== v49 ==
==> flow/design.v <==
module reflex_core (
    input wire clk,                   
    input wire rst_n,                 
    input wire signed [15:0] z_pos,   
    input wire signed [15:0] z_vel,   
    input wire signed [15:0] kp_gain,
    input wire signed [15:0] kd_gain,
    input wire signed [15:0] vel_threshold,  
    output reg signed [15:0] u_out,   
    output reg guardian_active        
);
    reg signed [31:0] p_term;
    reg signed [31:0] d_term;
    reg signed [31:0] raw_sum;
    localparam signed [15:0] MAX_OUT = 16'd2000;   
    localparam signed [15:0] MIN_OUT = -16'd2000;  
    always @(posedge clk or negedge rst_n) begin
        if (!rst_n) begin
            u_out <= 16'd0;
            guardian_active <= 1'b0;
            p_term <= 32'd0;
            d_term <= 32'd0;
        end else begin
            if (($signed(z_vel) > $signed(vel_threshold)) || 
                ($signed(z_vel) < -$signed(vel_threshold))) begin
                guardian_active <= 1'b1;
                d_term <= z_vel * (kd_gain <<< 1); 
            end else begin
                guardian_active <= 1'b0;
                d_term <= z_vel * kd_gain;
            end
            p_term <= z_pos * kp_gain;  
            raw_sum = -(p_term + d_term); 
            if (raw_sum > MAX_OUT) 
                u_out <= MAX_OUT;
            else if (raw_sum < MIN_OUT) 
                u_out <= MIN_OUT;
            else
                u_out <= raw_sum[15:0];  
        end
    end
endmodule
make LEC_CHECK=0 ABC_AREA=0 CAP_MARGIN=20 CORE_ASPECT_RATIO=1.31 CORE_MARGIN=10 CORE_UTILIZATION=63 CTS_CLUSTER_DIAMETER=233 CTS_CLUSTER_SIZE=98 HOLD_SLACK_MARGIN=0.15 MAX_ROUTING_LAYER=met4 MIN_ROUTING_LAYER=met1 SETUP_SLACK_MARGIN=-0.39 SLEW_MARGIN=20 TNS_END_PERCENT=35 finish   # period 7.92 ns
run.sh (not shown) runs the stock make flow with config.mk's settings and CLKGATE_MAP_FILE=.
v49 finished every stage; the final checks, however, were not passed, the failures being setup timing.
> inputs changed (v49 -> v1)
Settings: CORE_UTILIZATION now 72, was 63; TNS_END_PERCENT no longer set, was 35; CTS_CLUSTER_SIZE now 81, was 98; PLACE_DENSITY now 0.37, previously not set; CORE_ASPECT_RATIO now 0.92, was 1.31; CORE_MARGIN now 2, was 10; HOLD_SLACK_MARGIN now -0.09, was 0.15; the clock period (ns, I/O delays scaled along) now 6.26, was 7.92.
==> results <==
- v1 had finished all stages when the layout checks came back failing, citing setup timing.
- Of the two candidates, v49 has the worse die area and v1 the better one.
- Diff v49 and v1: first-pass GRT wire length higher in v1
- Re critical path depth: v49 and v1 aren't equal, and the higher value belongs to v1.
- Summary of v1 over v49: number of standard cells in the final layout excluding fillers has increased; count of fill cells added during filler insertion has decreased; end-of-flow core utilization has increased; multi-input gate share of the layout cell area has decreased.
- Relative to v49, v1 degrades final wirelength.
- Diff v49 -> v1: data arrival time of the critical path decreased by 1.23 ns relative to the old numbers, via count higher.
> inputs changed (v1 -> v42)
Settings: clearing MIN_ROUTING_LAYER, which used to be met1; clearing ABC_AREA, which used to be 0; clearing SETUP_SLACK_MARGIN, which used to be -0.39; clearing PLACE_DENSITY, which used to be 0.37; clearing HOLD_SLACK_MARGIN, which used to be -0.09; clearing CORE_ASPECT_RATIO, which used to be 0.92; clearing CTS_CLUSTER_DIAMETER, which used to be 233; clearing CTS_CLUSTER_SIZE, which used to be 81; swapping 72 for 52 in CORE_UTILIZATION; clearing MAX_ROUTING_LAYER, which used to be met4; swapping 6.26 for 6.72 in the clock period (ns, I/O delays scaled along).
[summary]
- Of v1 and v42, the run reporting the lower sequential share of cell area was v42.
- The flow completed for v42, but it is not clean: the layout still shows setup timing.
- When the final numbers for v1 and v42 were put side by side, the minimum setup slack in the final design turned out to be smaller in v1.
- The detailed route wirelength on metal2 of v42 is lower than that of v1.
- v42 packs its core more loosely than v1.
### v42 -> v36
Settings: PLACE_DENSITY: unset -> 0.41; CTS_CLUSTER_SIZE: unset -> 99; CORE_UTILIZATION: 52 -> 68.
Findings:
v36 against v42: critical path depth moved down; area of the multi-input gates moved down; final wirelength moved up; count of multi-input combinational gates level; setup slack moved down.
v36 ran in full, but the layout does not pass; the checks complain about setup timing.
Diff v42 -> v36: post-route worst hold slack lower; number of DRC markers in iteration 0 up 69%.
Diff v42 and v36: post-detailed-route via-to-cell ratio higher in v36
NOTE: final setup violation count in v36 exceeds that of v42
Shortest clock period the worst path allows after layout: higher on v36
Relative to v36, the following input files were edited for v23:
Settings: setting SETUP_SLACK_MARGIN to 1.85 for the first time; removing CTS_CLUSTER_SIZE (formerly 99); removing PLACE_DENSITY (formerly 0.41); changing CORE_UTILIZATION from 68 to 72; changing the clock period (ns, I/O delays scaled along) from 6.72 to 6.32.
### Flow results
Not one of v36 and v23 finished clean.
Per the comparison of v23 with v36, number of gates resized after CTS went up by about 90%; number of levels the H-tree was split into was more or less identical; buffer count from post-CTS setup fixing went up by 38%.
Summary of v23 over v36: die outline area saw a decrease; total placed cells including tap cells went down by 1.1%.
v23 vs v36 — standard cell area after detailed placement rose 520 um2.
Synthesized area: v36 vs v23 identical
The number of rows in the core area number comes out lower for v23 vs v36.
Initial core utilization delta for v23 relative to v36: 4.1 points higher
In the flow results for v36 and v23, the standard cell core area is smaller on v23.

========
Starts from the design.v that is shown in full above.
clock: 7.92 ns
lec_check: 0
abc_area: 0
cap_margin: 20
core_aspect_ratio: 0.5
core_margin: 10
core_utilization: 68
cts_cluster_diameter: 233
cts_cluster_size: 98
hold_slack_margin: -0.08
max_routing_layer: met4
min_routing_layer: met1
place_density_lb_addon: 0.3
setup_slack_margin: -0.39
slew_margin: 20
The baseline reached the layout checks and failed them: setup timing.
Rerun with:
CAP_MARGIN = 0   (was 20)
CELL_PAD_IN_SITES_DETAIL_PLACEMENT = 1   (was not set)
CORE_ASPECT_RATIO = 1.78   (was 0.5)
CORE_MARGIN = 9   (was 10)
CORE_UTILIZATION = 62   (was 68)
CTS_CLUSTER_DIAMETER = 108   (was 233)
CTS_CLUSTER_SIZE = not set   (was 98)
GPL_ROUTABILITY_DRIVEN = 1   (was not set)
GPL_TIMING_DRIVEN = 0   (was not set)
HOLD_SLACK_MARGIN = not set   (was -0.08)
MIN_ROUTING_LAYER = met2   (was met1)
PLACE_DENSITY = 0.89   (was not set)
PLACE_DENSITY_LB_ADDON = not set   (was 0.3)
SLEW_MARGIN = 10   (was 20)
TNS_END_PERCENT = 85   (was not set)
Result:
- The new run never finished: it broke off in global routing (5_1_grt), error GRT-0116
- synthesized area is unchanged
- die size grows by a few percent
- synthesized cell count is unchanged
Rerun with:
ABC_AREA = not set   (was 0)
CAP_MARGIN = 20   (was 0)
CELL_PAD_IN_SITES_DETAIL_PLACEMENT = not set   (was 1)
CORE_ASPECT_RATIO = not set   (was 1.78)
CORE_MARGIN = 2   (was 9)
CORE_UTILIZATION = 72   (was 62)
CTS_CLUSTER_DIAMETER = not set   (was 108)
GPL_ROUTABILITY_DRIVEN = not set   (was 1)
GPL_TIMING_DRIVEN = not set   (was 0)
MAX_ROUTING_LAYER = not set   (was met4)
MIN_ROUTING_LAYER = not set   (was met2)
PLACE_DENSITY = not set   (was 0.89)
PLACE_DENSITY_LB_ADDON = 0.24   (was not set)
SLEW_MARGIN = 20   (was 10)
TNS_END_PERCENT = not set   (was 85)
clock period = 6.47 ns   (was 7.92 ns; I/O delays follow)
Result:
- The changed run finished but fails on setup timing
- area after synthesis stays the same
- die area drops by about 25%
- synthesized cell count is unchanged
Rerun with:
CORE_UTILIZATION = 40   (was 72)
PLACE_DENSITY_LB_ADDON = not set   (was 0.24)
SETUP_SLACK_MARGIN = not set   (was -0.39)
clock period = 7.78 ns   (was 6.47 ns; I/O delays follow)
After rerunning: Now the flow went through all stages and came out clean; setup slack is better by 780 ps; sequential share of layout area went up by 0.14 points; register-to-register slack is better by 1300 ps; critical path depth went down by 6.

========
RTL: the design.v shown in full above, as it stands there.
clock: 4.52 ns
lec_check: 0
abc_area: 0
cap_margin: 20
core_aspect_ratio: 1.78
core_margin: 2
core_utilization: 72
cts_cluster_diameter: 53
hold_slack_margin: 0.15
max_routing_layer: met4
min_routing_layer: met1
place_density_lb_addon: 0.0
setup_slack_margin: 1.3
slew_margin: 20
tns_end_percent: 15
The baseline stopped in global routing (5_1_grt) on GRT-0232.
Next try:
Settings changed: ABC_AREA 0 to unset, CORE_ASPECT_RATIO 1.78 to unset, CTS_CLUSTER_DIAMETER 53 to unset, CTS_CLUSTER_SIZE set to 14, HOLD_SLACK_MARGIN 0.15 to unset, MAX_ROUTING_LAYER met4 to unset, MIN_ROUTING_LAYER met1 to unset, PLACE_DENSITY_LB_ADDON 0.0 to 0.24, SETUP_SLACK_MARGIN 1.3 to unset, TNS_END_PERCENT 15 to unset.
Clock period 4.52 ns to 6.32 ns, I/O delays scaled along.
With this change the flow produced a layout that fails on setup timing.
Synthesized cell count stays the same.
Die size barely changes.
Area after synthesis is unchanged.
Next try:
Settings changed: CORE_UTILIZATION 72 to 52, CTS_CLUSTER_SIZE 14 to 99, PLACE_DENSITY_LB_ADDON 0.24 to unset.
Clock period 6.32 ns to 5.93 ns, I/O delays scaled along.
After rerunning:
- The new run reached the layout checks and failed them: setup timing
- routed wire length falls by 36%
- design area climbs by 1.6%
- hold slack gets worse by 0.044 ns
- via count drops by 18%
- synthesized area stays the same
- cell count grows by 5.9%
- first-iteration DRC count is lower by 67%
- count of clock-buffer cells in the layout is unchanged
- global-route usage came out lower by 19 points
Next try:
Settings changed: CORE_UTILIZATION 52 to 42, CTS_CLUSTER_SIZE 99 to unset.
Clock period 5.93 ns to 7.78 ns, I/O delays scaled along.
Now the flow completed with no timing, DRC or antenna violations.
Routed wire length shrinks by 6.3%.
Setup slack improved by 0.99 ns.
Non-clock buffer count shrinks by 219.
Core utilization shrinks by 18 points.
Via count shrinks by 4.4%.
Next try:
Settings changed: CORE_UTILIZATION 42 to 71, SETUP_SLACK_MARGIN set to 1.87.
Clock period 7.78 ns to 6.32 ns, I/O delays scaled along.
With this change the flow stopped in global routing (5_1_grt), error GRT-0232.
Die area came out lower by 40%.
Area after synthesis is unchanged.
Synthesized cell count stays the same.
